==> flow/design.v (excerpt) <==
module median
#(
    parameter MEM_DATA_WIDTH = 32,
    parameter LUT_ADDR_WIDTH = 10,  
    parameter MEM_ADDR_WIDTH = 10,  
    parameter PIXEL_DATA_WIDTH = 8,
    parameter IMG_WIDTH  = 320,
    parameter IMG_HEIGHT = 320
)(
    input clk,  
    input rst_n,  
    input [31:0] word0,
    input [31:0] word1,
    input [31:0] word2,
    output [PIXEL_DATA_WIDTH-1:0] pixel1,
    output [PIXEL_DATA_WIDTH-1:0] pixel2,
    output [PIXEL_DATA_WIDTH-1:0] pixel3,
    output [PIXEL_DATA_WIDTH-1:0] pixel4,
    output [LUT_ADDR_WIDTH-1:0] raddr_a,
    output [LUT_ADDR_WIDTH-1:0] raddr_b,
    output [LUT_ADDR_WIDTH-1:0] raddr_c,
    output [MEM_ADDR_WIDTH-1:0] waddr
);
    wire [PIXEL_DATA_WIDTH-1:0] x2_y1;
    wire [PIXEL_DATA_WIDTH-1:0] x2_y0;
    wire [PIXEL_DATA_WIDTH-1:0] x2_ym1;
    wire [PIXEL_DATA_WIDTH-1:0] x1_y1;
    wire [PIXEL_DATA_WIDTH-1:0] x1_y0;
    wire [PIXEL_DATA_WIDTH-1:0] x1_ym1;
    wire [PIXEL_DATA_WIDTH-1:0] x0_y1;
    wire [PIXEL_DATA_WIDTH-1:0] x0_y0;
    wire [PIXEL_DATA_WIDTH-1:0] x0_ym1;
    wire [PIXEL_DATA_WIDTH-1:0] xm1_y1;
    wire [PIXEL_DATA_WIDTH-1:0] xm1_y0;
    wire [PIXEL_DATA_WIDTH-1:0] xm1_ym1;
    assign x2_y1   = word0[PIXEL_DATA_WIDTH-1:0];
    assign x2_y0   = word1[PIXEL_DATA_WIDTH-1:0];
    assign x2_ym1  = word2[PIXEL_DATA_WIDTH-1:0];
    assign x1_y1   = word0[(PIXEL_DATA_WIDTH*2)-1:PIXEL_DATA_WIDTH];
    assign x1_y0   = word1[(PIXEL_DATA_WIDTH*2)-1:PIXEL_DATA_WIDTH];
    assign x1_ym1  = word2[(PIXEL_DATA_WIDTH*2)-1:PIXEL_DATA_WIDTH];
    assign x0_y1   = word0[(PIXEL_DATA_WIDTH*3)-1:(PIXEL_DATA_WIDTH*2)];
  ...
For scale: ~3,600 cells after synthesis, about 130 flip-flops, ~170 I/O pins, ~22,000 sq um of cells after synthesis.
Settings: LEC_CHECK=0, ABC_AREA=1, CAP_MARGIN=20, CORE_MARGIN=2, CORE_UTILIZATION=70, CTS_CLUSTER_DIAMETER=229, CTS_CLUSTER_SIZE=37, HOLD_SLACK_MARGIN=0.29, SETUP_SLACK_MARGIN=-1.09, SLEW_MARGIN=20; clock period 19.2 ns.
run.sh (not shown) runs the stock make flow with config.mk's settings and CLKGATE_MAP_FILE=.
The baseline finished but failed the layout checks on setup timing.
Then changed:
Settings changed: ABC_AREA 1 to not set, CORE_UTILIZATION 70 to 58, CTS_CLUSTER_DIAMETER 229 to not set, CTS_CLUSTER_SIZE 37 to not set, HOLD_SLACK_MARGIN 0.29 to not set, SETUP_SLACK_MARGIN -1.09 to not set.
Clock period 19.2 ns to 16.2 ns, I/O delays scaled along.
Outcome: The changed run stopped in global routing (5_1_grt); synthesized area climbs by a few percent; synthesized cell count falls by roughly a tenth; die size rose by a quarter to a third.
Then changed:
Settings changed: CORE_UTILIZATION 58 to 64.
Clock period 16.2 ns to 14.2 ns, I/O delays scaled along.
Outcome: The changed run never finished: it broke off in clock tree synthesis (4_1_cts), error DPL-0038; area after synthesis does not change; die size shrinks by roughly a tenth; synthesized cell count is unchanged.
Then changed:
Settings changed: ABC_AREA set to 1, CORE_UTILIZATION 64 to 59, CTS_CLUSTER_DIAMETER set to 347, CTS_CLUSTER_SIZE set to 95.
Clock period 14.2 ns to 16.3 ns, I/O delays scaled along.
Effect:
- Now the flow reached the layout checks and failed them: setup timing
- die size climbs by a few percent
- area after synthesis drops by a few percent
- synthesized cell count climbs by about a fifth
Then changed:
Settings changed: CORE_UTILIZATION 59 to 69, TNS_END_PERCENT set to 10.
Clock period 16.3 ns to 19.6 ns, I/O delays scaled along.
Outcome: The new run finished but fails on setup timing. Die area went down by 14%. Final area decreases by 11%. Wire length fell by 6.9%. Utilization rises by 4.1 points.
Then changed:
Settings changed: CORE_UTILIZATION 69 to 68, CTS_CLUSTER_DIAMETER 347 to 227, CTS_CLUSTER_SIZE 95 to not set, MAX_ROUTING_LAYER set to met4, TNS_END_PERCENT 10 to not set.
Clock period 19.6 ns to 17.9 ns, I/O delays scaled along.
What happened: The new run ended with an error in global routing (5_1_grt). Die area went up by 1.4%. Synthesized cell count does not change. Synthesized area is unchanged.
